--- flow/run.sh ---
#!/bin/bash
# the make line also repeats each setting of config.mk as NAME=value (left out here)
make -C /OpenROAD-flow-scripts/flow DESIGN_CONFIG=/design/flow/config.mk WORK_HOME=/design/flow/orfs CLKGATE_MAP_FILE= finish
--- flow/config.mk ---
export PLATFORM = sky130hd
export DESIGN_NAME = fp32mult
export DESIGN_NICKNAME = fp32mult
export VERILOG_FILES = /design/flow/design.v
export SDC_FILE = /design/flow/constraint.sdc
export NUM_CORES = 4
export LEC_CHECK = 0
export ABC_AREA = 1
export CAP_MARGIN = 20
export CORE_MARGIN = 2
export CORE_UTILIZATION = 72
export CTS_CLUSTER_DIAMETER = 329
export CTS_CLUSTER_SIZE = 99
export PLACE_DENSITY = 0.43
export SLEW_MARGIN = 20
--- flow/constraint.sdc ---
create_clock -name core_clock -period 6.72 [get_ports {clk}]
set_input_delay 1.3440 -clock core_clock [delete_from_list [all_inputs] [get_ports {clk}]]
set_output_delay 1.3440 -clock core_clock [all_outputs]
set_load 0.01 [all_outputs]
--- flow/design.v ---
module fullreg #(  parameter N = 16 )(
    input [N-1:0] d,
    output reg [N-1:0] q,
    input clk,
    input en,
    input clr,  
    input rst   
    );
always @(posedge clk,posedge rst) begin
    if(rst)
        q<=0;
    else    
    if(en==1)begin
        if(clr)
            q<=0;
        else
            q<=d;
    end
end
endmodule
module exp_adder_bias (
    input  wire [7:0] exp1,    
    input  wire [7:0] exp2,    
    output wire [7:0] exp_out  
);
    wire [8:0] sum;            
    wire [8:0] sum_minus_bias;
    assign sum = exp1 + exp2;
    assign sum_minus_bias = sum - 9'd127;
    assign exp_out = sum_minus_bias[7:0];
endmodule
module exp_normalizer (
    input  wire        msb_mult,    
    input  wire [7:0]  exp_in,      
    output wire [7:0]  exp_out      
);
    assign exp_out = msb_mult ? (exp_in + 8'd1) : exp_in;
endmodule
module mantissa_normalizer (
    input  wire [47:0] mult_out,    
    output wire [23:0] mant_out     
);
    assign mant_out = mult_out[47] ? 
                      mult_out[47:24] : 
                      mult_out[46:23];
endmodule
module mult24 (
    input  wire [23:0] a,    
    input  wire [23:0] b,    
    output wire [47:0] p     
);
    assign p = $unsigned(a) * $unsigned(b);
endmodule
module fp32mult (
    input  wire [31:0] x1,
    input  wire [31:0] x2,
    input  wire        en,
    input  wire        rst,
    input  wire        clk,
    output wire [31:0] y,
    output wire        ready
);
    wire [31:0] x1_reg;
    wire [31:0] x2_reg;
    fullreg #(32) reg_x1 (.clk(clk), .rst(rst), .clr(1'b0), .en(en), .d(x1), .q(x1_reg));
    fullreg #(32) reg_x2 (.clk(clk), .rst(rst), .clr(1'b0), .en(en), .d(x2), .q(x2_reg));
    wire sign1 = x1_reg[31];
    wire sign2 = x2_reg[31];
    wire [7:0] exp1 = x1_reg[30:23];
    wire [7:0] exp2 = x2_reg[30:23];
    wire [23:0] mant1 = {1'b1, x1_reg[22:0]};  
    wire [23:0] mant2 = {1'b1, x2_reg[22:0]};
    wire sign_result = sign1 ^ sign2;
    wire [7:0] exp_sum;
      wire en_d1;
    wire en_d2;
    exp_adder_bias exp_add_inst (
        .exp1(exp1),
        .exp2(exp2),
        .exp_out(exp_sum)
    );
    wire [47:0] mant_product;
    mult24 mult_inst (
        .a(mant1),
        .b(mant2),
        .p(mant_product)
    );
    wire [7:0] exp_norm;
    exp_normalizer exp_norm_inst (
        .msb_mult(mant_product[47]),
        .exp_in(exp_sum),
        .exp_out(exp_norm)
    );
    wire [23:0] mant_norm;
    mantissa_normalizer mant_norm_inst (
        .mult_out(mant_product),
        .mant_out(mant_norm)
    );
    wire [31:0] result_comb;
    assign result_comb = {sign_result, exp_norm, mant_norm[22:0]};
    fullreg #(32) reg_out (
        .clk(clk),
        .rst(rst),
        .clr(1'b0),
        .en(en_d1),
        .d(result_comb),
        .q(y)
    );
    fullreg #(1) reg_en_stage1 (
        .clk(clk),
        .rst(rst),
        .clr(1'b0),
        .en(1'b1),
        .d(en),
        .q(en_d1)
    );
    fullreg #(1) reg_en_stage2 (
        .clk(clk),
        .rst(rst),
        .clr(1'b0),
        .en(1'b1),
        .d(en_d1),
        .q(en_d2)
    );
    assign ready = en_d2;
endmodule
==> GITHUB_STEP_SUMMARY, run 1 <==
### Yosys + OpenROAD results

| Metric | Value |
|---|---|
| Clock Path Buffers | 2 |
| GRT Util Overall | 40.6% |
| Worst Max-Slew Pin Slew | 1130 ps |
| Period Utilization, post-route | 104% |
| Worst hold path class | flop to flop |
| Insertion Delay late pin | 420 ps |
| Worst path required time | 6990 ps |
| Area of the core | 33400 um^2 |
| Maximum clock frequency | around 0.14 GHz |
| Fin Clk Skew | between 30 and 40 ps |
| Synth top area share | between 30% and 40% |
| SO Viols | negative setup slack |
| Cell Area, Synth | 24400 um^2 |
| Post-Syn Nets | 3897 |
| Final min period | 6960 ps |
| Mean Syn Cell Area | approximately 7.7 um^2 |
| Pins Over Slew Limit | 0 |
| Setup ws final | -238 ps |
| Final nets | 4091 |
| Worst Hold End | reg_out.q[8]$_DFFE_PP0P_ |
| Clock sink total | 98 |
| Clk slew on worst S/H paths | 100 ps |
| Worst Path Buf+Inv | 9 |
| Layout area overhead | 14.7% |
| WP data arrival | 7230 ps |
| Global-route wire length before repair | 111 mm |
| CTS Root Cell | clkbuf_16 |
| Die ar. | 35300 um^2 |
| Cts hold-fix bufs | 0 |
| Cell count after synthesis | 3165 |
| Post-synthesis cell type count | 36 |
| Max-slew headroom | about a quarter |
| Hold path cells | 2 |
| Vias in the first global route | 22.2k |
| Fillers | between 1.5k and 2k |
| Registers, synthesis | 98 |
| Yosys cell count | around 3.2k |
| Crit end category | flop |
| Via Count | 22.0k |
| RSZ-0062 raised after global routing | yes |
| Ys async rst share | 100% |
| AND-OR/OR-AND Cells, Area Fraction | 2.76% |
| Setup crit start | reg_x2.q[6]$_DFFE_PP0P_ |
| Worst reg-to-reg path cell count | 30 |
| TritonCTS buffer count | 9 |
| Worst setup SP type | flop |
| CP max stage delay | 820 ps |
| Final WL | 77.5 mm |
| CP most frequent cell | fa_1 |
| Hpwl dp | between 50 and 60 mm |
| Via-to-Cell Ratio | 5.76 |
| RR Startpoint | reg_x2.q[6]$_DFFE_PP0P_ |
| Yosys warns | 2 |
| Placement row count | 67 |
| Main logic family after synthesis | adder cells |
| Drt pass-1 iters | 9 |
| Post-synth top area cell | fa_1 |
| CTS tree | built |
| Vertical die dimension | about 190 um |
| Die width | 188 um |
| Initial antenna violation count | 6 |
| R2R Setup Slk | -240 ps |
| Yosys stat chip area | about 24000 um^2 |
| Initial drt markers | 2377 |
| Synth Area in Adders | 49.0% |
| Log Warnings | 30 |
| Reg-to-reg endpoint | reg_out.q[16]$_DFFE_PP0P_ |
| Cell area leaders | fa_1 40%, inv_1 15%, nand2_1 14%, dfrtp_1 10%, ha_1 9.4% |
| DRC | 0 |
| Grt total ovfl | 0 |
| CP Capture Point | reg_out.q[16]$_DFFE_PP0P_ |
| Hold_sp | reg_out.q[8]$_DFFE_PP0P_ |
| Port Buffers | 99 |
| CP Depth | 30 |
| Pin count of the biggest net entering global routing | 84 |
| Yosys xor share | less than 1% |
| CP Max Fanout | 7 |
| Final GP Congestion | 1.00 |
| Final hold violations | 0 |
| # setup viols final | 31 |
| Worst Setup Path Type | flop to flop |
| Setup WS pre-CTS | -72.2 ps |
| H-tree depth | 3 |
| Simple-Gate Area Share | 18.4% |
| ANT nets after route | 0 |
| Ys flop type | dfrtp_1 |
| I/O pin count | 100 |
| DR WL/cell | 20.3 um |
| Pre-Place Util | around 73% |
| Seq share, synth | between 10 and 15% |
| Top-count cell post-synth | inv_1 |
| Status | finished with violations |
| Slowest-stage cell, CP | fa_1 |
| Max_cap viols | 0 |
| Mux frac, synth | 2.12% |
| Most frequent cells after synthesis | 971 x inv_1, 917 x nand2_1, 482 x fa_1, 183 x ha_1, 106 x clkbuf_1 |
| Final hold slack | 483 ps |
| Flip-flops with a built-in enable | 0 |
| Largest delay share family, worst path | adder cells |
-- routing by layer --
layer | wire length [um] | global-route usage [%]
met5 | 25 | 0
met4 | 5970 | 17.8
met3 | 9140 | 7.30
met2 | 36000 | 68.3
met1 | 26400 | 51.8
-- final cells by class --
class | count | area, um^2 | area share (%)
multi-input combinational | 1976 | 18200 | 65.1
inverter | 980 | 3680 | 13.2
timing repair buffer | 294 | 2670 | 9.56
sequential | 98 | 2520 | 9.02
tap | 448 | 561 | 2.01
clock buffer | 9 | 225 | 0.806
clock inverter | 7 | 93.8 | 0.336
antenna | 1 | 2.50 | 0.00895
-- timing repair --
action,CTS,global route
setup endpoints to repair,30,31
gates resized,17,129
buffers inserted,0,76
pin swaps,0,21
cloned,0,7
-- through the flow --
step / TNS [ps] / area, um^2 / instances / utilization [%]
after global placement: -70.4 / 26400 / 3712 / 78.9
after CTS: 0 / 26700 / 3729 / 79.9
after global routing: -11910 / 28000 / 3812 / 83.6
final: -5070 / 28000 / 3813 / 83.6
after floorplan: 0 / 24400 / 3165 / -
after detailed placement: -1010 / 26400 / 3713 / 78.9
==> run 2: changes to the inputs <==
- ABC_AREA: 1 -> default
- CAP_MARGIN: 20 -> 35
- CELL_PAD_IN_SITES_DETAIL_PLACEMENT: default -> 1
- CORE_MARGIN: 2 -> 5
- CORE_UTILIZATION: 72 -> 41
- CTS_CLUSTER_DIAMETER: 329 -> 391
- CTS_CLUSTER_SIZE: 99 -> default
- GPL_ROUTABILITY_DRIVEN: default -> 1
- MAX_ROUTING_LAYER: default -> met4
- MIN_ROUTING_LAYER: default -> met1
- PLACE_DENSITY: 0.43 -> default
- PLACE_DENSITY_LB_ADDON: default -> 0.02
- TNS_END_PERCENT: default -> 95
- clock period: 6.72 -> 11.7 ns (I/O delays scaled with it)
==> run 2 against run 1 <==
Effect of this change: the run now finishes clean; maximum frequency is 14% lower; first-iteration DRC count fell by 68%; via count shrank 25%; design area fell by 11%; non-clock buffer count decreased by 149; final cell count fell by 16%; highest routed layer is now met4.
==> GITHUB_STEP_SUMMARY, run 2 <==
### Yosys + OpenROAD results

| Metric | Value |
|---|---|
| Post-CTS Resized | 0 (-17) |
| Crit end category | flop |
| Hold path cells | 1 (-1) |
| Clock sink total | 98 (unchanged) |
| Mux frac, synth | 2.82% (+0.70 points) |
| Worst path required time | 11950 ps (+4960 ps) |
| Worst Path Buf+Inv | 5 (-4) |
| Vias in the first global route | 19.0k (-14%) |
| AND-OR/OR-AND Cells, Area Fraction | 5.47% (+2.7 points) |
| Post-synthesis cell type count | 72 (+100%) |
| Synth Area in Adders | 52.7% (+3.7 points) |
| Clk slew on worst S/H paths | 80 ps (-20 ps) |
| DR WL/cell | 23.5 um (+15%) |
| Insertion Delay late pin | 400 ps (-20 ps) |
| I/O pin count | 100 (unchanged) |
| Cell count after synthesis | 2454 (-22%) |
| Fin Clk Skew | 26.2 ps (-5.66 ps) |
| Yosys stat chip area | 22700 um^2 (-7.1%) |
| Ys async rst share | 100% (unchanged) |
| Pins Over Slew Limit | 0 (unchanged) |
| Log Warnings | 27 (-10%) |
| Final hold slack | 518 ps (+35.0 ps) |
| RSZ-0062 raised after global routing | no |
| Most frequent cells after synthesis | 604 x inv_1, 482 x fa_1, 312 x nand2_1, 241 x and2_1, 183 x ha_1 |
| CP most frequent cell | fa_1 |
| Area of the core | 54900 um^2 (+64%) |
| Top-count cell post-synth | inv_1 |
| Slowest-stage cell, CP | dfrtp_1 |
| R2R Setup Slk | 3630 ps (+3870 ps) |
| Final WL | 75.1 mm (-3.1%) |
| Yosys warns | 2 (unchanged) |
| Reg-to-reg endpoint | reg_out.q[20]$_DFFE_PP0P_ |
| Via Count | 16.5k (-25%) |
| Main logic family after synthesis | adder cells |
| Final GP Congestion | 0.866 (-13%) |
| WP data arrival | 8320 ps (+1090 ps) |
| Setup TNS | 0 ps (+5070 ps) |
| Post-Syn Nets | 3186 (-18%) |
| Clock Path Buffers | 2 (unchanged) |
| Final min period | 8070 ps (+1110 ps) |
| WL met2 | 40.2 mm (+12%) |
| Pin count of the biggest net entering global routing | 68 (-19%) |
| Seq share, synth | 10.8% (+0.77 points) |
| CP Max Fanout | 15 (+8) |
| Yosys cell count | 2454 (-22%) |
| Cts hold-fix bufs | 0 (unchanged) |
| Maximum clock frequency | 0.124 GHz (-14%) |
| Hold_sp | reg_x1.q[17]$_DFFE_PP0P_ |
| Worst setup SP type | flop |
| Synth top area share | 42.6% (+3.0 points) |
| Post-synth top area cell | fa_1 |
| Placement row count | 86 (+28%) |
| Worst Setup Path Type | flop to flop |
| Largest delay share family, worst path | adder cells |
| Yosys xor share | 1.35% (+0.67 points) |
| Pre-Place Util | 41.3% (-32 points) |
| TritonCTS buffer count | 9 (unchanged) |
| Fillers | 6265 (+240%) |
| DRC | 0 (unchanged) |
| Final hold violations | 0 (unchanged) |
| Simple-Gate Area Share | 14.8% (-3.7 points) |
| Die ar. | 60000 um^2 (+70%) |
| CP Capture Point | reg_out.q[20]$_DFFE_PP0P_ |
| Cell area leaders | fa_1 43%, dfrtp_1 11%, ha_1 10%, inv_1 10%, and2_1 6.7% |
| Initial drt markers | 752 (-68%) |
| Initial antenna violation count | 2 (-4) |
| CTS tree | built |
| Worst reg-to-reg path cell count | 23 (-23%) |
| Drt pass-1 iters | 5 (-4) |
| RR Startpoint | reg_x1.q[13]$_DFFE_PP0P_ |
| Grt total ovfl | 0 (unchanged) |
| Status | finished clean |
| CP Depth | 23 (-23%) |
| Vertical die dimension | 245 um (+30%) |
| Global-route wire length before repair | 116 mm (+4.8%) |
| Layout area overhead | 9.25% |
| Final nets | 3225 (-21%) |
| Flip-flops with a built-in enable | 0 (unchanged) |
| Met3 WL post-DR | 2.18 mm (-76%) |
| Max-slew headroom | 37.7% (+13 points) |
| GRT Util Overall | 26.5% (-14 points) |
| Setup crit start | reg_x1.q[13]$_DFFE_PP0P_ |
| Ant diodes | 0 (-1) |
| Met1 WL | 30.7 mm (+16%) |
| Max_cap viols | 0 (unchanged) |
| Via-to-Cell Ratio | 5.15 (-11%) |
| Hpwl dp | 59.7 mm (+7.0%) |
| H-tree depth | 3 (unchanged) |
| # setup viols final | 0 (-100%) |
| Top routing layer used | met4 |
| CP max stage delay | 900 ps (+80 ps) |
| Die width | 245 um (+30%) |
| Period Utilization, post-route | 69.0% (-35 points) |
| Worst Hold End | reg_x1.q[17]$_DFFE_PP0P_ |
| Worst Max-Slew Pin Slew | 934 ps (-195 ps) |
| ANT nets after route | 0 (unchanged) |
| Cell Area, Synth | 22700 um^2 (-7.1%) |
| Port Buffers | 99 (unchanged) |
| Worst hold path class | flop to flop |
| Ys flop type | dfrtp_1 |
| Mean Syn Cell Area | 9.23 um^2 (+20%) |
| CTS Root Cell | clkbuf_16 |
| Registers, synthesis | 98 (unchanged) |
| Postcts setup bufs | 0 (unchanged) |
| Critical Path, Cell by Cell | buf_4 -> and2_1 -> fa_1 -> fa_1 -> inv_1 -> fa_1 -> inv_1 -> fa_1 -> fa_1 -> fa_1 -> inv_1 -> fa_1 -> inv_1 -> ha_1 -> nand2_1 -> o31ai_1 -> or3b_1 -> o22ai_2 -> a211o_1 -> a2111o_1 -> a2111oi_4 -> o311ai_1 -> o211ai_1 |
## run 2: area by class of cell
| class | count | area, um^2 | area share (%) |
|---|---|---|---|
| multi-input cells | 1632 | 17500 | 70.6 |
| flip-flops and latches | 98 | 2450 | 9.92 |
| inverters | 607 | 2280 | 9.22 |
| repair buffers | 145 | 1360 | 5.49 |
| well taps | 704 | 881 | 3.56 |
| clock buffers | 9 | 225 | 0.910 |
| clock inverters | 7 | 81.3 | 0.329 |
## run 2: per-stage QoR
stage	utilization, %	cells	setup WS (ps)	cell area, um^2
2_1_floorplan	-	2454	4800	22700
3_3_place_gp	44.5	3184	3790	24400
3_5_place_dp	44.5	3184	3670	24400
4_1_cts	45.0	3200	3630	24700
5_1_grt	45.1	3202	3320	24700
6_report	45.1	3202	3630	24700
## run 2: metal layers
metal,up-vias,global-route usage (%)
li1,7321,-
met1,8815,32.2
met2,282,47.9
met3,87,2.44
met4,0,6.27
met5,-,-
==> run 3: changes to the inputs <==
- ABC_AREA: default -> 1
- CAP_MARGIN: 35 -> 15
- CELL_PAD_IN_SITES_DETAIL_PLACEMENT: 1 -> 0
- CELL_PAD_IN_SITES_GLOBAL_PLACEMENT: default -> 2
- CORE_MARGIN: 5 -> 2
- CORE_UTILIZATION: 41 -> 42
- CTS_CLUSTER_DIAMETER: 391 -> default
- CTS_CLUSTER_SIZE: default -> 83
- GPL_ROUTABILITY_DRIVEN: 1 -> 0
- MAX_ROUTING_LAYER: met4 -> default
- MIN_ROUTING_LAYER: met1 -> met2
- PLACE_DENSITY_LB_ADDON: 0.02 -> 0.2
- SETUP_SLACK_MARGIN: default -> 3.63
- SLEW_MARGIN: 20 -> 35
- TNS_END_PERCENT: 95 -> default
- clock period: 11.7 -> 14.7 ns (I/O delays scaled with it)
==> run 3 against run 2 <==
Effect of this change: global-route usage grew 13 points; critical path depth grew 5; maximum frequency grew 7.3%; die area is essentially flat; clock skew shrank 2.7 ps; via count grew 62%; largest cell class unchanged; highest routed layer is now met5.
==> GITHUB_STEP_SUMMARY, run 3 <==
### Yosys + OpenROAD results

| Metric | Value |
|---|---|
| RSZ-0062 raised after global routing | no |
| Post-synthesis cell type count | 36 (-50%) |
| Vertical die dimension | 245 um (about the same) |
| Registers, synthesis | 98 (unchanged) |
| Placement row count | 88 (+2.3%) |
| Most frequent cells after synthesis | 971 x inv_1, 917 x nand2_1, 482 x fa_1, 183 x ha_1, 106 x clkbuf_1 |
| Max-slew headroom | 46.1% (+8.4 points) |
| Mean Syn Cell Area | 7.70 um^2 (-17%) |
| Pin count of the biggest net entering global routing | 65 (-4.4%) |
| Port Buffers | 99 (unchanged) |
| Simple-Gate Area Share | 18.4% (+3.7 points) |
| Yosys xor share | 0.683% (-0.67 points) |
| Pins Over Slew Limit | 0 (unchanged) |
| AND-OR/OR-AND Cells, Area Fraction | 2.76% (-2.7 points) |
| Synth Area in Adders | 49.0% (-3.7 points) |
| RR Startpoint | reg_x2.q[1]$_DFFE_PP0P_ |
| Layout area overhead | 8.85% |
| Layout Cells excl Fill | 4000 (+25%) |
| Top-count cell post-synth | inv_1 |
| ANT nets after route | 0 (unchanged) |
| Final nets | 3926 (+22%) |
| Worst reg-to-reg path cell count | 28 (+22%) |
| Period Utilization, post-route | 51.2% (-18 points) |
| Ys flop type | dfrtp_1 |
| CP Depth | 28 (+22%) |
| Design area | 26500 um^2 (+7.2%) |
| Die width | 245 um (about the same) |
| Dpl cells | 3948 (+24%) |
| Yosys warns | 2 (unchanged) |
| WP data arrival | 7850 ps (-470 ps) |
| Main logic family after synthesis | adder cells |
| Pre-Place Util | 42.3% (+1.1 points) |
| Worst hold path class | flop to flop |
| Yosys stat chip area | 24400 um^2 (+7.6%) |
| Postcts setup bufs | 0 (unchanged) |
| Post-Syn Nets | 3897 (+22%) |
| I/O pin count | 100 (unchanged) |
| Reg-to-reg endpoint | reg_out.q[2]$_DFFE_PP0P_ |
| Clk slew on worst S/H paths | 110 ps (+30 ps) |
| Insertion Delay late pin | 430 ps (+30 ps) |
| Clock sink total | 98 (unchanged) |
| R2R Setup Slk | 7180 ps (+3550 ps) |
| Post-CTS Resized | 0 (unchanged) |
| CP most frequent cell | inv_1 |
| Initial antenna violation count | 14 (+12) |
| Worst path required time | 15030 ps (+3080 ps) |
| Clock Path Buffers | 2 (unchanged) |
| Worst Setup Path Type | flop to flop |
| Max_cap viols | 0 (unchanged) |
| Die ar. | 60000 um^2 (about the same) |
| Setup TNS | 0 ps (unchanged) |
| DR WL/cell | 18.8 um (-20%) |
| Synth top area share | 39.6% (-3.0 points) |
| Global-route wire length before repair | 121 mm (+3.7%) |
| Placed cell areas | 26100 um^2 (+7.1%) |
| Initial drt markers | 3784 (+400%) |
| Cell Area, Synth | 24400 um^2 (+7.6%) |
| Setup crit start | reg_x2.q[1]$_DFFE_PP0P_ |
| Hold_sp | reg_out.q[18]$_DFFE_PP0P_ |
| Drt pass-1 iters | 37 (+32) |
| Cell count after synthesis | 3165 (+29%) |
| Ys async rst share | 100% (unchanged) |
| CP Capture Point | reg_out.q[2]$_DFFE_PP0P_ |
| GRT Util Overall | 39.4% (+13 points) |
| Via-to-Cell Ratio | 6.69 (+30%) |
| Hpwl dp | 58.3 mm (-2.4%) |
| Cell area leaders | fa_1 40%, inv_1 15%, nand2_1 14%, dfrtp_1 10%, ha_1 9.4% |
| H-tree depth | 3 (unchanged) |
| CP max stage delay | 700 ps (-200 ps) |
| Final min period | 7520 ps (-547 ps) |
| Worst Path Buf+Inv | 9 (+4) |
| Maximum clock frequency | 0.133 GHz (+7.3%) |
| CTS tree | built |
| CTS Root Cell | clkbuf_16 |
| Area of the core | 57600 um^2 (+4.9%) |
| Largest delay share family, worst path | adder cells |
| Mux frac, synth | 2.12% (-0.70 points) |
| TritonCTS buffer count | 9 (unchanged) |
| CP Max Fanout | 15 (unchanged) |
| Status | finished clean |
| Fin Clk Skew | 23.4 ps (-2.74 ps) |
| Hold path cells | 2 (+1) |
| Worst Max-Slew Pin Slew | 808 ps (-126 ps) |
| Grt total ovfl | 0 (unchanged) |
| Cts hold-fix bufs | 0 (unchanged) |
| Final WL | 75.1 mm (about the same) |
| Yosys cell count | 3165 (+29%) |
| Seq share, synth | 10.1% (-0.77 points) |
| Crit end category | flop |
| DRC | 0 (unchanged) |
| Slowest-stage cell, CP | dfrtp_1 |
| Worst setup SP type | flop |
| Log Warnings | 27 (unchanged) |
| Post-synth top area cell | fa_1 |
| # setup viols final | 0 (unchanged) |
| Via Count | 26.8k (+62%) |
| Flip-flops with a built-in enable | 0 (unchanged) |
| Final hold violations | 0 (unchanged) |
| Worst Hold End | reg_out.q[18]$_DFFE_PP0P_ |
| Vias in the first global route | 32.0k (+69%) |
-- run 3: layer usage --
layer  up-vias  GRT usage (%)  routed length [um]
met5         -           19.9                1360
met4        55           5.18                5140
met3       631           58.4               32600
met2      7033           42.7               36000
met1     10100              -                   0
li1       8974              -                   -
-- run 3: per-stage QoR --
step | setup slack, ps | hold WS [ps] | utilization [%]
after floorplan | 8540 | 349 | -
after global placement | 7190 | 463 | 45.3
after detailed placement | 7430 | 464 | 45.4
after CTS | 7410 | 493 | 45.9
after global routing | 6840 | 513 | 46.1
final | 7180 | 492 | 46.1
-- run 3: cell type report --
| class | count | area (um^2) |
|---|---|---|
| Multi-Input combinational cell | 1974 | 17800 |
| Timing Repair Buffer | 131 | 1240 |
| Fill cell | 5860 | 31000 |
| Clock buffer | 9 | 225 |
| Clock inverter | 7 | 81.3 |
| Tap cell | 765 | 957 |
| Inverter | 980 | 3680 |
| Antenna cell | 36 | 90.1 |
| Sequential cell | 98 | 2470 |
==> run 4: changes to the inputs <==
- ABC_AREA: 1 -> default
- CAP_MARGIN: 15 -> 20
- CELL_PAD_IN_SITES_DETAIL_PLACEMENT: 0 -> default
- CELL_PAD_IN_SITES_GLOBAL_PLACEMENT: 2 -> default
- CORE_UTILIZATION: 42 -> 66
- CTS_CLUSTER_SIZE: 83 -> 95
- GPL_ROUTABILITY_DRIVEN: 0 -> default
- MIN_ROUTING_LAYER: met2 -> default
- PLACE_DENSITY: default -> 0.38
- PLACE_DENSITY_LB_ADDON: 0.2 -> default
- SETUP_SLACK_MARGIN: 3.63 -> default
- SLEW_MARGIN: 35 -> 20
- clock period: 14.7 -> 6.28 ns (I/O delays scaled with it)
==> run 4 against run 3 <==
Effect of this change: now fails the layout checks on negative setup slack; flip-flop count is the same; highest routed layer is now met4; maximum frequency grew 5.1%; area after synthesis fell by 7.1%; non-clock buffer count rose by 272; sequential share of layout area decreased by 0.43 points; register-to-register slack lost 8100 ps; routed wire length shrank 12%; count of clock-buffer cells in the layout rose by 2.
==> GITHUB_STEP_SUMMARY, run 4 <==
### Yosys + OpenROAD results

| Metric | Value |
|---|---|
| Maximum clock frequency | 0.140 GHz (+5.1%) |
| Final hold violations | 0 (unchanged) |
| ANT nets after route | 0 (unchanged) |
| Die ar. | 35800 um^2 (-40%) |
| Initial antenna violation count | 0 (-14) |
| Post-Syn Nets | 3186 (-18%) |
| Setup TNS | -23030 ps (-23030 ps) |
| Crit end category | flop |
| CTS Root Cell | clkbuf_16 |
| Synth top area share | 42.6% (+3.0 points) |
| Flip-flops with a built-in enable | 0 (unchanged) |
| Largest delay share family, worst path | adder cells |
| Insertion Delay late pin | 360 ps (-70 ps) |
| Top-count cell post-synth | inv_1 |
| CP Max Fanout | 6 (-9) |
| Via-to-Cell Ratio | 5.67 (-15%) |
| Ys flop type | dfrtp_1 |
| Pins Over Slew Limit | 0 (unchanged) |
| CP max stage delay | 580 ps (-120 ps) |
| Period Utilization, post-route | 114% (+63 points) |
| Critical Path, Cell by Cell | buf_6 -> nand2_2 -> fa_1 -> inv_2 -> fa_1 -> fa_1 -> fa_1 -> fa_1 -> fa_1 -> inv_2 -> fa_1 -> inv_2 -> ha_4 -> nand4_1 -> or3b_4 -> o22ai_4 -> a211o_1 -> a2111o_1 -> a2111oi_4 -> o311ai_1 -> o211ai_1 |
| Vertical die dimension | 189 um (-23%) |
| Cell Area, Synth | 22700 um^2 (-7.1%) |
| DR WL/cell | 20.6 um (+9.8%) |
| Grt total ovfl | 0 (unchanged) |
| Worst Path Buf+Inv | 4 (-5) |
| Cell area leaders | fa_1 43%, dfrtp_1 11%, ha_1 10%, inv_1 10%, and2_1 6.7% |
| Yosys warns | 2 (unchanged) |
| Post-synth top area cell | fa_1 |
| Mux frac, synth | 2.82% (+0.70 points) |
| CP Depth | 21 (-25%) |
| Final nets | 3484 (-11%) |
| Simple-Gate Area Share | 14.8% (-3.7 points) |
| Placement row count | 67 (-24%) |
| Layout area overhead | 23.5% |
| Worst Setup Path Type | flop to flop |
| SO Viols | negative setup slack |
| Yosys stat chip area | 22700 um^2 (-7.1%) |
| Setup ws final | -874 ps (-8050 ps) |
| Mean Syn Cell Area | 9.23 um^2 (+20%) |
| Reg-to-reg endpoint | reg_out.q[20]$_DFFE_PP0P_ |
| Clock Path Buffers | 2 (unchanged) |
| WP data arrival | 7370 ps (-480 ps) |
| Hpwl dp | 51.2 mm (-12%) |
| Fillers | 2026 (-65%) |
| Hold_sp | reg_x1.q[27]$_DFFE_PP0P_ |
| Initial drt markers | 1233 (-67%) |
| Worst setup SP type | flop |
| Log Warnings | 32 (+19%) |
| Die width | 189 um (-23%) |
| Post-synthesis cell type count | 72 (+100%) |
| Final hold slack | 515 ps (+22.5 ps) |
| CP Capture Point | reg_out.q[20]$_DFFE_PP0P_ |
| Via Count | 18.2k (-32%) |
| AND-OR/OR-AND Cells, Area Fraction | 5.47% (+2.7 points) |
| I/O pin count | 100 (unchanged) |
| CP most frequent cell | fa_1 |
| Yosys xor share | 1.35% (+0.67 points) |
| TritonCTS buffer count | 9 (unchanged) |
| Pre-Place Util | 67.2% (+25 points) |
| Worst Max-Slew Pin Slew | 1050 ps (+245 ps) |
| Worst Hold End | reg_x1.q[27]$_DFFE_PP0P_ |
| GRT Util Overall | 38.5% (-0.87 points) |
| Worst path required time | 6500 ps (-8530 ps) |
| Most frequent cells after synthesis | 604 x inv_1, 482 x fa_1, 312 x nand2_1, 241 x and2_1, 183 x ha_1 |
| Registers, synthesis | 98 (unchanged) |
| H-tree depth | 3 (unchanged) |
| Area of the core | 33700 um^2 (-41%) |
| Synth Area in Adders | 52.7% (+3.7 points) |
| Clk slew on worst S/H paths | 80 ps (-30 ps) |
| Fin Clk Skew | 9.62 ps (-13.8 ps) |
| DRC | 0 (unchanged) |
| RR Startpoint | reg_x1.q[9]$_DFFE_PP0P_ |
| Ys async rst share | 100% (unchanged) |
| Seq share, synth | 10.8% (+0.77 points) |
| CTS tree | built |
| Yosys cell count | 2454 (-22%) |
| R2R Setup Slk | -870 ps (-8050 ps) |
| Final min period | 7150 ps (-368 ps) |
| Global-route wire length before repair | 105 mm (-13%) |
| Hold path cells | 1 (-1) |
| Status | finished with violations |
| Setup WS pre-CTS | -887 ps (-8320 ps) |
| Cell count after synthesis | 2454 (-22%) |
| Final GP Congestion | 0.930 |
| Max_cap viols | 0 (unchanged) |
| Slowest-stage cell, CP | dfrtp_4 |
| Vias in the first global route | 20.4k (-36%) |
| RSZ-0062 raised after global routing | yes |
| Max-slew headroom | 29.3% (-17 points) |
| Port Buffers | 99 (unchanged) |
| Clock sink total | 98 (unchanged) |
| Main logic family after synthesis | adder cells |
| Worst reg-to-reg path cell count | 21 (-25%) |
| Setup crit start | reg_x1.q[9]$_DFFE_PP0P_ |
| Pin count of the biggest net entering global routing | 59 (-9.2%) |
| # setup viols final | 31 (+31) |
| Drt pass-1 iters | 5 (-86%) |
| Cts hold-fix bufs | 0 (unchanged) |
| Worst hold path class | flop to flop |
| Final WL | 66.1 mm (-12%) |
run 4: per-layer routing:
layer | share of wire (%) | vias up | track usage (%)
met3 | 7.2 | 233 | 6.10
li1 | - | 7863 | -
met4 | 6.0 | 0 | 18.7
met2 | 51 | 815 | 68.4
met1 | 35 | 9273 | 45.8
met5 | 0 | - | 0
run 4: layout make-up:
cell class	instances	area [um^2]	share of cell area [%]
multi-input cells	1633	18400	65.7
diodes	1	2.50	0.00895
clock buffers	11	243	0.868
well taps	448	561	2.00
inverters	607	2280	8.17
repair buffers	403	3940	14.1
flip-flops and latches	98	2490	8.90
clock inverters	5	62.6	0.224
run 4: metrics by stage:
| stage | cell area [um^2] | instances | util [%] |
|---|---|---|---|
| 2_1_floorplan | 23300 | 2454 | - |
| 3_3_place_gp | 26300 | 3123 | 78.0 |
| 3_5_place_dp | 26300 | 3123 | 78.0 |
| 4_1_cts | 27400 | 3174 | 81.3 |
| 5_1_grt | 28000 | 3205 | 83.0 |
| 6_report | 28000 | 3206 | 83.0 |
run 4: repair_timing:
action	in CTS	in global routing
cloned	3	2
pin swaps	72	72
resized	105	77
endpoints found under the setup margin	31	31
setup buffers	33	30
==> run 5: changes to the inputs <==
- ABC_AREA: default -> 1
- CORE_UTILIZATION: 66 -> 63
- CTS_CLUSTER_DIAMETER: default -> 205
- CTS_CLUSTER_SIZE: 95 -> 99
- PLACE_DENSITY: 0.38 -> default
- TNS_END_PERCENT: default -> 40
- clock period: 6.28 -> 5.12 ns (I/O delays scaled with it)
==> run 5 against run 4 <==
Effect of this change: design area rose by 6.7%; first-iteration DRC count rose by 23%; the layout still fails its checks (negative setup slack); sequential share of layout area fell by 0.56 points; critical path type unchanged; final cell count rose by 26%; area after synthesis rose by 7.6%; clock skew rose by 19 ps; global-route usage fell by 0.65 points.
==> GITHUB_STEP_SUMMARY, run 5 <==
### Yosys + OpenROAD results

| Metric | Value |
|---|---|
| Status | finished with violations |
| SO Viols | negative setup slack |
| Final WL | 71.9 mm (+8.9%) |
| Synth top area share | 39.6% (-3.0 points) |
| Synth Area in Adders | 49.0% (-3.7 points) |
| Hold path cells | 2 (+1) |
| Setup crit start | reg_x1.q[9]$_DFFE_PP0P_ |
| Cell area leaders | fa_1 40%, inv_1 15%, nand2_1 14%, dfrtp_1 10%, ha_1 9.4% |
| Slowest-stage cell, CP | fa_2 |
| Max_cap viols | 0 (unchanged) |
| Hold_sp | reg_out.q[14]$_DFFE_PP0P_ |
| Final hold violations | 0 (unchanged) |
| CP max stage delay | 620 ps (+40 ps) |
| Pre-Place Util | 63.5% (-3.7 points) |
| Registers, synthesis | 98 (unchanged) |
| Top-count cell post-synth | inv_1 |
| Grt total ovfl | 0 (unchanged) |
| H-tree depth | 3 (unchanged) |
| Vertical die dimension | 201 um (+6.1%) |
| CP Capture Point | reg_out.q[27]$_DFFE_PP0P_ |
| Met1 WL | 28.1 mm (+20%) |
| Initial antenna violation count | 3 (+3) |
| Initial drt markers | 1515 (+23%) |
| Yosys xor share | 0.683% (-0.67 points) |
| Maximum clock frequency | 0.151 GHz (+7.8%) |
| WL met2 | 34.8 mm (+2.5%) |
| Most frequent cells after synthesis | 971 x inv_1, 917 x nand2_1, 482 x fa_1, 183 x ha_1, 106 x clkbuf_1 |
| Crit end category | flop |
| Setup ws final | -1520 ps (-643 ps) |
| Port Buffers | 99 (unchanged) |
| Seq share, synth | 10.1% (-0.77 points) |
| Post-synth top area cell | fa_1 |
| Vias in the first global route | 23.2k (+14%) |
| Top routing layer used | met4 |
| Largest delay share family, worst path | adder cells |
| Max-slew headroom | 38.3% (+9.0 points) |
| Clk slew on worst S/H paths | 90 ps (about the same) |
| Drt pass-1 iters | 5 (unchanged) |
| Worst path required time | 5460 ps (-1040 ps) |
| Period Utilization, post-route | 130% (+16 points) |
| Mean Syn Cell Area | 7.70 um^2 (-17%) |
| Yosys stat chip area | 24400 um^2 (+7.6%) |
| Log Warnings | 32 (unchanged) |
| Pin count of the biggest net entering global routing | 53 (-10%) |
| Area of the core | 38400 um^2 (+14%) |
| Cts hold-fix bufs | 0 (unchanged) |
| Die ar. | 40300 um^2 (+12%) |
| Insertion Delay late pin | 420 ps (+60 ps) |
| Ys async rst share | 100% (unchanged) |
| WP data arrival | 6980 ps (-390 ps) |
| TritonCTS buffer count | 9 (unchanged) |
| Post-synthesis cell type count | 36 (-50%) |
| Clock sink total | 98 (unchanged) |
| R2R Setup Slk | -1520 ps (-640 ps) |
| Yosys warns | 2 (unchanged) |
| Logic cell area | 18500 um^2 (+0.40%) |
| RSZ-0062 raised after global routing | yes |
| Worst hold path class | flop to flop |
| Final GP Congestion | 0.949 (+2.0%) |
| DR WL/cell | 17.8 um (-14%) |
| Die width | 201 um (+6.1%) |
| Simple-Gate Area Share | 18.4% (+3.7 points) |
| Via-to-Cell Ratio | 5.22 (-8.0%) |
| GRT Util Overall | 37.9% (-0.65 points) |
| AND-OR/OR-AND Cells, Area Fraction | 2.76% (-2.7 points) |
| Global-route wire length before repair | 118 mm (+12%) |
| Placement row count | 72 (+7.5%) |
| Worst Max-Slew Pin Slew | 926 ps (-127 ps) |
| Reg-to-reg endpoint | reg_out.q[27]$_DFFE_PP0P_ |
| Main logic family after synthesis | adder cells |
| Setup TNS | -45330 ps (-22310 ps) |
| Hpwl dp | 58.1 mm (+14%) |
| RR Startpoint | reg_x1.q[9]$_DFFE_PP0P_ |
| Pins Over Slew Limit | 0 (unchanged) |
| Flip-flops with a built-in enable | 0 (unchanged) |
| Fin Clk Skew | 28.2 ps (+18.6 ps) |
| Post-Syn Nets | 3897 (+22%) |
| ANT nets after route | 0 (unchanged) |
| Worst Setup Path Type | flop to flop |
| Clock Path Buffers | 2 (unchanged) |
| Worst setup SP type | flop |
| CP Depth | 30 (+43%) |
| Via Count | 21.1k (+16%) |
| CTS tree | built |
| Fillers | 2744 (+35%) |
| Mux frac, synth | 2.12% (-0.70 points) |
| Worst reg-to-reg path cell count | 30 (+43%) |
| Worst Hold End | reg_out.q[14]$_DFFE_PP0P_ |
| DRC | 0 (unchanged) |
| Met3 WL post-DR | 5.55 mm (+17%) |
| CP Max Fanout | 7 (+1) |
| Yosys cell count | 3165 (+29%) |
| I/O pin count | 100 (unchanged) |
| Flop area | 2490 um^2 (unchanged) |
| # setup viols final | 31 (unchanged) |
| Final min period | 6640 ps (-517 ps) |
| Layout area overhead | 22.4% |
| CTS Root Cell | clkbuf_16 |
| Cell count after synthesis | 3165 (+29%) |
| Worst Path Buf+Inv | 9 (+5) |
| Cell Area, Synth | 24400 um^2 (+7.6%) |
| Final nets | 4250 (+22%) |
| Ys flop type | dfrtp_1 |
## run 5: layer usage
metal / track usage [%] / vias up
met3: 5.99 / 245
li1: - / 9628
met4: 18.0 / 0
met1: 48.8 / 10400
met5: 0 / -
met2: 63.1 / 868
## run 5: cell type report
cell class | count | share of cell area [%]
clock inverter | 7 | 0.306
inverter | 980 | 12.3
timing repair buffer | 455 | 14.2
antenna | 3 | 0.0252
tap | 518 | 2.17
clock buffer | 9 | 0.755
sequential | 98 | 8.34
multi-input combinational | 1974 | 61.8
## run 5: repair_timing
action | CTS | global route
endpoints found under the setup margin | 31 | 31
endpoints found under the hold margin | 0 | 0
pin swaps | 64 | 36
cloned | 0 | 1
resized | 134 | 27
setup buffers | 54 | 5
## run 5: stage by stage
stage               setup slack (ps)  hold slack, ps  utilization, %  instance area [um^2]  cells
CTS                            -1360             493            77.3                 29700   4035
detailed placement             -1520             464            73.9                 28400   3965
global placement               -1500             464            73.9                 28300   3964
global route                   -1740             507            77.8                 29800   4043
floorplan                       -736             349               -                 25200   3165
finish                         -1520             488            77.8                 29800   4044
==> run 6: changes to the inputs <==
- ABC_AREA: 1 -> default
- CORE_UTILIZATION: 63 -> 72
- CTS_CLUSTER_DIAMETER: 205 -> default
- CTS_CLUSTER_SIZE: 99 -> 77
- MAX_ROUTING_LAYER: default -> met4
- PLACE_DENSITY_LB_ADDON: default -> 0.08
- SETUP_SLACK_MARGIN: default -> -0.46
- TNS_END_PERCENT: 40 -> default
- clock period: 5.12 -> 6.28 ns (I/O delays scaled with it)
==> run 6 against run 5 <==
Effect of this change: non-clock buffer count rose by 11; highest routed layer unchanged; the layout still fails its checks (negative setup slack); critical path depth fell by 5; maximum frequency fell by 17%; clock skew fell by 15 ps; global-route usage rose by 8.7 points.
==> GITHUB_STEP_SUMMARY, run 6 <==
### Yosys + OpenROAD results

| Metric | Value |
|---|---|
| Flip-flops with a built-in enable | 0 (unchanged) |
| Global-route wire length before repair | 113 mm (-4.5%) |
| Worst reg-to-reg path cell count | 25 (-17%) |
| CP most frequent cell | fa_1 |
| Yosys warns | 2 (unchanged) |
| Pin count of the biggest net entering global routing | 84 (+58%) |
| DRC | 0 (unchanged) |
| Area of the core | 30700 um^2 (-20%) |
| Crit end category | flop |
| Final WL | 82.6 mm (+15%) |
| Via Count | 20.6k (-2.5%) |
| Setup TNS | -39060 ps (+6280 ps) |
| Pre-Place Util | 73.7% (+10 points) |
| Final Util | 91.9% (+14 points) |
| Clock Path Buffers | 2 (unchanged) |
| CP Depth | 25 (-17%) |
| Mux frac, synth | 2.82% (+0.70 points) |
| Post-synthesis cell type count | 72 (+100%) |
| Yosys xor share | 1.35% (+0.67 points) |
| CP max stage delay | 720 ps (+100 ps) |
| Maximum clock frequency | 0.126 GHz (-17%) |
| CTS tree | built |
| Ys flop type | dfrtp_1 |
| Ys async rst share | 100% (unchanged) |
| Grt total ovfl | 0 (unchanged) |
| Max-slew headroom | 28.7% (-9.6 points) |
| Insertion Delay late pin | 370 ps (-50 ps) |
| Setup ws final | -1680 ps (-162 ps) |
| TritonCTS buffer count | 9 (unchanged) |
| Seq share, synth | 10.8% (+0.77 points) |
| Worst setup SP type | flop |
| Post-synth top area cell | fa_1 |
| Hold_sp | reg_out.q[21]$_DFFE_PP0P_ |
| Top-count cell post-synth | inv_1 |
| H-tree depth | 3 (unchanged) |
| Yosys stat chip area | 22700 um^2 (-7.1%) |
| Status | finished with violations |
| Worst path required time | 6570 ps (+1110 ps) |
| ANT nets after route | 0 (unchanged) |
| Initial drt markers | 2677 (+77%) |
| Cell count after synthesis | 2454 (-22%) |
| Synth Area in Adders | 52.7% (+3.7 points) |
| Largest delay share family, worst path | adder cells |
| Main logic family after synthesis | adder cells |
| Final hold slack | 505 ps (+17.7 ps) |
| Layout Cells excl Fill | 3225 (-20%) |
| SO Viols | negative setup slack |
| Clock sink total | 98 (unchanged) |
| Post-Syn Nets | 3186 (-18%) |
| Setup crit start | reg_x1.q[14]$_DFFE_PP0P_ |
| Setup WS pre-CTS | -963 ps (+560 ps) |
| Cell Area, Synth | 22700 um^2 (-7.1%) |
| Slowest-stage cell, CP | fa_1 |
| Cell area leaders | fa_1 43%, dfrtp_1 11%, ha_1 10%, inv_1 10%, and2_1 6.7% |
| Registers, synthesis | 98 (unchanged) |
| Final hold violations | 0 (unchanged) |
| Worst Path Buf+Inv | 7 (-2) |
| Placement row count | 64 (-11%) |
| Cts hold-fix bufs | 0 (unchanged) |
| Final GP Congestion | 0.980 (+3.3%) |
| I/O pin count | 100 (unchanged) |
| Placed cell areas | 26000 um^2 (-8.2%) |
| WP data arrival | 8250 ps (+1270 ps) |
| Dpl cells | 3104 (-22%) |
| Design area | 28300 um^2 (-5.3%) |
| CP Capture Point | reg_out.q[20]$_DFFE_PP0P_ |
| Die ar. | 32900 um^2 (-18%) |
| Simple-Gate Area Share | 14.8% (-3.7 points) |
| DR WL/cell | 25.6 um (+44%) |
| Vias in the first global route | 21.8k (-5.9%) |
| Period Utilization, post-route | 127% (-2.9 points) |
| Log Warnings | 29 (-9.4%) |
| Pins Over Slew Limit | 0 (unchanged) |
| CTS Root Cell | clkbuf_16 |
| Initial antenna violation count | 8 (+5) |
| Final min period | 7960 ps (+1320 ps) |
| Hpwl dp | 52.5 mm (-9.7%) |
| Yosys cell count | 2454 (-22%) |
| Clk slew on worst S/H paths | 80 ps (about the same) |
| Hold path cells | 2 (unchanged) |
| AND-OR/OR-AND Cells, Area Fraction | 5.47% (+2.7 points) |
| RR Startpoint | reg_x1.q[14]$_DFFE_PP0P_ |
| Mean Syn Cell Area | 9.23 um^2 (+20%) |
| # setup viols final | 31 (unchanged) |
| Synth top area share | 42.6% (+3.0 points) |
| Final nets | 3547 (-17%) |
| Via-to-Cell Ratio | 6.38 (+22%) |
| Worst Hold End | reg_out.q[21]$_DFFE_PP0P_ |
| Worst Max-Slew Pin Slew | 1070 ps (+144 ps) |
| Drt pass-1 iters | 19 (+14) |
| Vertical die dimension | 181 um (-9.6%) |
| R2R Setup Slk | -1680 ps (-160 ps) |
| Fin Clk Skew | 13.4 ps (-14.8 ps) |
| Die width | 181 um (-9.6%) |
| RSZ-0062 raised after global routing | yes |
| GRT Util Overall | 46.5% (+8.7 points) |
| Layout area overhead | 24.7% |
| Worst Setup Path Type | flop to flop |
| Worst hold path class | flop to flop |
| CP Max Fanout | 9 (+2) |
| Reg-to-reg endpoint | reg_out.q[20]$_DFFE_PP0P_ |
| Max_cap viols | 0 (unchanged) |
| Most frequent cells after synthesis | 604 x inv_1, 482 x fa_1, 312 x nand2_1, 241 x and2_1, 183 x ha_1 |
| Port Buffers | 99 (unchanged) |
run 6: what timing repair did:
action / in CTS / in global routing
cloned: 1 / 2
resized: 131 / 156
setup endpoints to repair: 31 / 31
buffers inserted: 79 / 67
pin swaps: 87 / 119
hold endpoints to repair: 0 / 0
run 6: layer usage:
metal / vias to the layer above / routed length [um] / track usage, %
met3: 846 / 10600 / 8.28
met5: - / 0 / -
li1: 7989 / - / -
met4: 0 / 9450 / 30.1
met2: 1817 / 38100 / 77.3
met1: 9916 / 24500 / 52.0
run 6: layout make-up:
| type | count | area (um^2) |
|---|---|---|
| antenna | 9 | 22.5 |
| clock buffer | 9 | 225 |
| clock inverter | 7 | 67.6 |
| fill | 1162 | 2490 |
| inverter | 607 | 2290 |
| multi-input combinational | 1633 | 18300 |
| sequential | 98 | 2490 |
| tap | 396 | 495 |
| timing repair buffer | 466 | 4360 |
==> run 7: changes to the inputs <==
- ABC_AREA: default -> 1
- CORE_UTILIZATION: 72 -> 69
- CTS_CLUSTER_DIAMETER: default -> 205
- CTS_CLUSTER_SIZE: 77 -> 99
- MAX_ROUTING_LAYER: met4 -> default
- PLACE_DENSITY_LB_ADDON: 0.08 -> default
- SETUP_SLACK_MARGIN: -0.46 -> default
- clock period: 6.28 -> 7.46 ns (I/O delays scaled with it)
==> run 7 against run 6 <==
Effect of this change: now clean on timing, DRC and antenna; global-route usage down 8.4 points; largest cell class unchanged; final cell count up 14%; register-to-register slack better by 1800 ps; via count down 3.6%; setup slack better by 1800 ps; critical path depth down 4.
==> GITHUB_STEP_SUMMARY, run 7 <==
### Yosys + OpenROAD results

| Metric | Value |
|---|---|
| Status | finished clean |
| Initial antenna violation count | 0 (-8) |
| Port Buffers | 99 (unchanged) |
| GRT Util Overall | 38.1% (-8.4 points) |
| Drt pass-1 iters | 7 (-12) |
| RSZ-0062 raised after global routing | no |
| Ant diodes | 0 (-9) |
| TritonCTS buffer count | 9 (unchanged) |
| Simple-Gate Area Share | 18.4% (+3.7 points) |
| Fillers | 2675 (+130%) |
| Yosys cell count | 3165 (+29%) |
| AND-OR/OR-AND Cells, Area Fraction | 2.76% (-2.7 points) |
| Maximum clock frequency | 0.137 GHz (+8.7%) |
| Yosys stat chip area | 24400 um^2 (+7.6%) |
| CP max stage delay | 870 ps (+150 ps) |
| Initial drt markers | 1394 (-48%) |
| Cell count after synthesis | 3165 (+29%) |
| Mux frac, synth | 2.12% (-0.70 points) |
| CTS Root Cell | clkbuf_16 |
| # setup viols final | 0 (-100%) |
| Postcts setup bufs | 0 (-100%) |
| Max_cap viols | 0 (unchanged) |
| Worst reg-to-reg path cell count | 21 (-16%) |
| H-tree depth | 3 (unchanged) |
| Hold path cells | 2 (unchanged) |
| CP Depth | 21 (-16%) |
| Final GP Congestion | 0.965 (-1.6%) |
| Yosys warns | 2 (unchanged) |
| Clock sink total | 98 (unchanged) |
| Top-count cell post-synth | inv_1 |
| Vias in the first global route | 21.0k (-3.5%) |
| Main logic family after synthesis | adder cells |
| Worst Setup Path Type | flop to flop |
| Flop area | 2470 um^2 (-1.0%) |
| Period Utilization, post-route | 98.1% (-29 points) |
| Die ar. | 36900 um^2 (+12%) |
| CTS tree | built |
| Log Warnings | 29 (unchanged) |
| Ys flop type | dfrtp_1 |
| Final min period | 7320 ps (-638 ps) |
| Synth top area share | 39.6% (-3.0 points) |
| Crit end category | flop |
| Max-slew headroom | 29.1% (+0.42 points) |
| Placement row count | 68 (+6.3%) |
| Post-synthesis cell type count | 36 (-50%) |
| Via-to-Cell Ratio | 5.38 (-16%) |
| Final Util | 75.9% (-16 points) |
| Worst Hold End | reg_out.q[4]$_DFFE_PP0P_ |
| Worst path required time | 7740 ps (+1170 ps) |
| Flip-flops with a built-in enable | 0 (unchanged) |
| ANT nets after route | 0 (unchanged) |
| Logic cell area | 17800 um^2 (-2.8%) |
| Hold_sp | reg_out.q[4]$_DFFE_PP0P_ |
| Pins Over Slew Limit | 0 (unchanged) |
| Grt total ovfl | 0 (unchanged) |
| Worst Path Buf+Inv | 3 (-4) |
| RR Startpoint | reg_x1.q[8]$_DFFE_PP0P_ |
| Fin Clk Skew | 24.8 ps (+11.5 ps) |
| Final nets | 3956 (+12%) |
| Pin count of the biggest net entering global routing | 84 (unchanged) |
| Setup TNS | 0 ps (+39060 ps) |
| Cell area leaders | fa_1 40%, inv_1 15%, nand2_1 14%, dfrtp_1 10%, ha_1 9.4% |
| Seq share, synth | 10.1% (-0.77 points) |
| Ys async rst share | 100% (unchanged) |
| Post-CTS Resized | 0 (-100%) |
| Final hold violations | 0 (unchanged) |
| CP Capture Point | reg_out.q[3]$_DFFE_PP0P_ |
| Mean Syn Cell Area | 7.70 um^2 (-17%) |
| Layout area overhead | 7.82% |
| Registers, synthesis | 98 (unchanged) |
| Most frequent cells after synthesis | 971 x inv_1, 917 x nand2_1, 482 x fa_1, 183 x ha_1, 106 x clkbuf_1 |
| Vertical die dimension | 192 um (+5.8%) |
| Via Count | 19.8k (-3.6%) |
| Critical Path, Cell by Cell | nand2_1 -> fa_1 -> inv_1 -> fa_1 -> fa_1 -> fa_1 -> fa_1 -> fa_1 -> inv_1 -> fa_1 -> inv_1 -> ha_1 -> a21oi_1 -> o21ai_0 -> a21oi_1 -> nand2_1 -> a21oi_1 -> xor2_1 -> nand2_1 -> nand3_1 -> nand2_1 |
| Worst setup SP type | flop |
| Pre-Place Util | 70.4% (-3.3 points) |
| R2R Setup Slk | 140 ps (+1820 ps) |
| Worst Max-Slew Pin Slew | 1060 ps (-6.35 ps) |
| Insertion Delay late pin | 400 ps (+30 ps) |
| Synth Area in Adders | 49.0% (-3.7 points) |
| CP most frequent cell | fa_1 |
| Slowest-stage cell, CP | dfrtp_1 |
| Global-route wire length before repair | 107 mm (-4.9%) |
| Final WL | 65.1 mm (-21%) |
| Clock Path Buffers | 2 (unchanged) |
| Worst hold path class | flop to flop |
| Post-synth top area cell | fa_1 |
| Yosys xor share | 0.683% (-0.67 points) |
| I/O pin count | 100 (unchanged) |
| Setup crit start | reg_x1.q[8]$_DFFE_PP0P_ |
| Largest delay share family, worst path | adder cells |
| Hpwl dp | 54.5 mm (+3.9%) |
| DR WL/cell | 17.7 um (-31%) |
| WP data arrival | 7600 ps (-650 ps) |
| Reg-to-reg endpoint | reg_out.q[3]$_DFFE_PP0P_ |
| CP Max Fanout | 16 (+7) |
| Cell Area, Synth | 24400 um^2 (+7.6%) |
| Cts hold-fix bufs | 0 (unchanged) |
| DRC | 0 (unchanged) |
| Post-Syn Nets | 3897 (+22%) |
| Clk slew on worst S/H paths | 80 ps (about the same) |
| Die width | 192 um (+5.8%) |
| Area of the core | 34600 um^2 (+13%) |
-- run 7: final cells by class --
| type | instances | share of cell area, % |
|---|---|---|
| multi-input cells | 1974 | 67.7 |
| repair buffers | 161 | 5.58 |
| inverters | 980 | 14.0 |
| clock inverters | 7 | 0.324 |
| clock buffers | 9 | 0.857 |
| flip-flops and latches | 98 | 9.38 |
| well taps | 455 | 2.17 |
-- run 7: layer usage --
metal  vias up  GRT usage, %  wire length [um]
li1       9038             -                 -
met4         0          18.3              3100
met5         -             0                 0
met1      9626          48.9             25200
met2       958          62.5             31200
met3       212          7.45              5590
-- run 7: per-stage QoR --
step | cell area (um^2) | worst slack (ps) | instances | hold slack [ps]
detailed placement | 26000 | 198 | 3668 | 466
global route | 26300 | 11.1 | 3684 | 514
CTS | 26300 | 151 | 3684 | 495
floorplan | 24400 | 1300 | 3165 | 349
global placement | 26000 | 152 | 3668 | 464
finish | 26300 | 139 | 3684 | 493
==> run 8: changes to the inputs <==
- CORE_UTILIZATION: 69 -> 26
- CTS_CLUSTER_DIAMETER: 205 -> 247
- CTS_CLUSTER_SIZE: 99 -> 75
- PLACE_DENSITY: default -> 0.82
- clock period: 7.46 -> 10.0 ns (I/O delays scaled with it)
==> run 8 against run 7 <==
Effect of this change: critical path depth grew 5; sequential share of layout area shrank 0.25 points; design area grew 2.4%; maximum frequency is 0.87% higher; global-route usage down 24 points; area after synthesis unchanged; register-to-register slack better by 2600 ps; synthesized cell count stayed put; critical endpoint is now reg_out.q[30]$_DFFE_PP0P_; highest routed layer is now met5.
==> GITHUB_STEP_SUMMARY, run 8 <==
### Yosys + OpenROAD results

| Metric | Value |
|---|---|
| Postcts setup bufs | 0 (unchanged) |
| Mean Syn Cell Area | 7.70 um^2 (unchanged) |
| CP Depth | 26 (+24%) |
| Final GP Congestion | 0.941 (-2.4%) |
| Area of the core | 93200 um^2 (+170%) |
| Layout area overhead | 10.4% |
| Worst Path Buf+Inv | 5 (+2) |
| Initial drt markers | 1678 (+20%) |
| Hold path cells | 2 (unchanged) |
| RR Startpoint | reg_x1.q[19]$_DFFE_PP0P_ |
| Final nets | 3911 (-1.1%) |
| Worst hold path class | flop to flop |
| Final hold violations | 0 (unchanged) |
| Synth top area share | 39.6% (unchanged) |
| Placement row count | 112 (+65%) |
| Clk slew on worst S/H paths | 100 ps (+20 ps) |
| Insertion Delay late pin | 410 ps (about the same) |
| Slowest-stage cell, CP | dfrtp_1 |
| Via-to-Cell Ratio | 4.42 (-18%) |
| Clock Path Buffers | 2 (unchanged) |
| Ant diodes | 0 (unchanged) |
| Via Count | 19.6k (-1.0%) |
| Max_cap viols | 0 (unchanged) |
| Synth Area in Adders | 49.0% (unchanged) |
| I/O pin count | 100 (unchanged) |
| Hpwl dp | 53.8 mm (-1.4%) |
| WP data arrival | 7600 ps (about the same) |
| CP most frequent cell | nand2_1 |
| Cts hold-fix bufs | 0 (unchanged) |
| Worst setup SP type | flop |
| Flip-flops with a built-in enable | 0 (unchanged) |
| Pin count of the biggest net entering global routing | 84 (unchanged) |
| Cell Area, Synth | 24400 um^2 (unchanged) |
| Die width | 310 um (+62%) |
| Drt pass-1 iters | 5 (-2) |
| Pins Over Slew Limit | 0 (unchanged) |
| Initial antenna violation count | 1 (+1) |
| CTS Root Cell | clkbuf_16 |
| Met2 Use GR | 23.9% (-39 points) |
| Worst reg-to-reg path cell count | 26 (+24%) |
| TritonCTS buffer count | 9 (unchanged) |
| AND-OR/OR-AND Cells, Area Fraction | 2.76% (unchanged) |
| Pre-Place Util | 26.2% (-44 points) |
| Clock sink total | 98 (unchanged) |
| Final WL | 65.5 mm (+0.64%) |
| Cell count after synthesis | 3165 (unchanged) |
| Registers, synthesis | 98 (unchanged) |
| Die ar. | 96200 um^2 (+160%) |
| Ys flop type | dfrtp_1 |
| Maximum clock frequency | 0.138 GHz (+0.87%) |
| CTS tree | built |
| CP Capture Point | reg_out.q[30]$_DFFE_PP0P_ |
| Yosys cell count | 3165 (unchanged) |
| Hold_sp | reg_out.q[2]$_DFFE_PP0P_ |
| R2R Setup Slk | 2740 ps (+2600 ps) |
| Main logic family after synthesis | adder cells |
| Period Utilization, post-route | 72.6% (-26 points) |
| Grt total ovfl | 0 (unchanged) |
| Status | finished clean |
| Port Buffers | 99 (unchanged) |
| Max-slew headroom | 22.5% (-6.6 points) |
| Met1 Usage GRT | 17.7% (-31 points) |
| Post-synthesis cell type count | 36 (unchanged) |
| Mux frac, synth | 2.12% (unchanged) |
| Setup TNS | 0 ps (unchanged) |
| Post-CTS Resized | 0 (unchanged) |
| Cell area leaders | fa_1 40%, inv_1 15%, nand2_1 14%, dfrtp_1 10%, ha_1 9.4% |
| Vias in the first global route | 21.2k (+0.64%) |
| Worst Hold End | reg_out.q[2]$_DFFE_PP0P_ |
| Post-synth top area cell | fa_1 |
| DR WL/cell | 14.8 um (-16%) |
| DRC | 0 (unchanged) |
| H-tree depth | 3 (unchanged) |
| Yosys stat chip area | 24400 um^2 (unchanged) |
| ANT nets after route | 0 (unchanged) |
| Log Warnings | 27 (-6.9%) |
| GRT Util Overall | 14.2% (-24 points) |
| Worst path required time | 10340 ps (+2600 ps) |
| Seq share, synth | 10.1% (unchanged) |
| Most frequent cells after synthesis | 971 x inv_1, 917 x nand2_1, 482 x fa_1, 183 x ha_1, 106 x clkbuf_1 |
| # setup viols final | 0 (unchanged) |
| Top-count cell post-synth | inv_1 |
| CP max stage delay | 1050 ps (+180 ps) |
| CP Max Fanout | 36 (+20) |
| Met3 Usage GRT | 2.82% (-4.6 points) |
| Post-Syn Nets | 3897 (unchanged) |
| Final hold slack | 490 ps (-2.57 ps) |
| Reg-to-reg endpoint | reg_out.q[30]$_DFFE_PP0P_ |
| Global-route wire length before repair | 108 mm (+0.67%) |
| Worst Setup Path Type | flop to flop |
| Yosys warns | 2 (unchanged) |
| Yosys xor share | 0.683% (unchanged) |
| Crit end category | flop |
| Ys async rst share | 100% (unchanged) |
| Largest delay share family, worst path | adder cells |
| RSZ-0062 raised after global routing | no |
| Fillers | 9727 (+260%) |
| Setup crit start | reg_x1.q[19]$_DFFE_PP0P_ |
| Worst Max-Slew Pin Slew | 1160 ps (+99.4 ps) |
| Final min period | 7260 ps (-63.3 ps) |
| Busiest grt layer | met2 |
| Fin Clk Skew | 19.5 ps (-5.31 ps) |
| Vertical die dimension | 310 um (+62%) |
| Simple-Gate Area Share | 18.4% (unchanged) |
==> run 8: metal layers <==
metal,up-vias,wire length (um)
li1,8958,-
met1,9613,25500
met2,863,31700
met3,197,5660
met4,2,2640
met5,-,10
==> run 8: final cells by class <==
class / instances / area [um^2] / share of cell area [%]
clock inverters: 7 / 81.3 / 0.302
flip-flops and latches: 98 / 2460 / 9.14
repair buffers: 116 / 1120 / 4.15
well taps: 1254 / 1570 / 5.83
inverters: 980 / 3680 / 13.7
clock buffers: 9 / 225 / 0.837
multi-input cells: 1974 / 17800 / 66.1
==> run 8: through the flow <==
step	instances	setup slack, ps	utilization [%]	instance area, um^2
floorplan	3165	3840	-	24400
detailed placement	4422	2730	28.6	26600
CTS	4438	2680	28.9	26900
global route	4438	2360	28.9	26900
finish	4438	2740	28.9	26900
global placement	4422	2760	28.6	26600
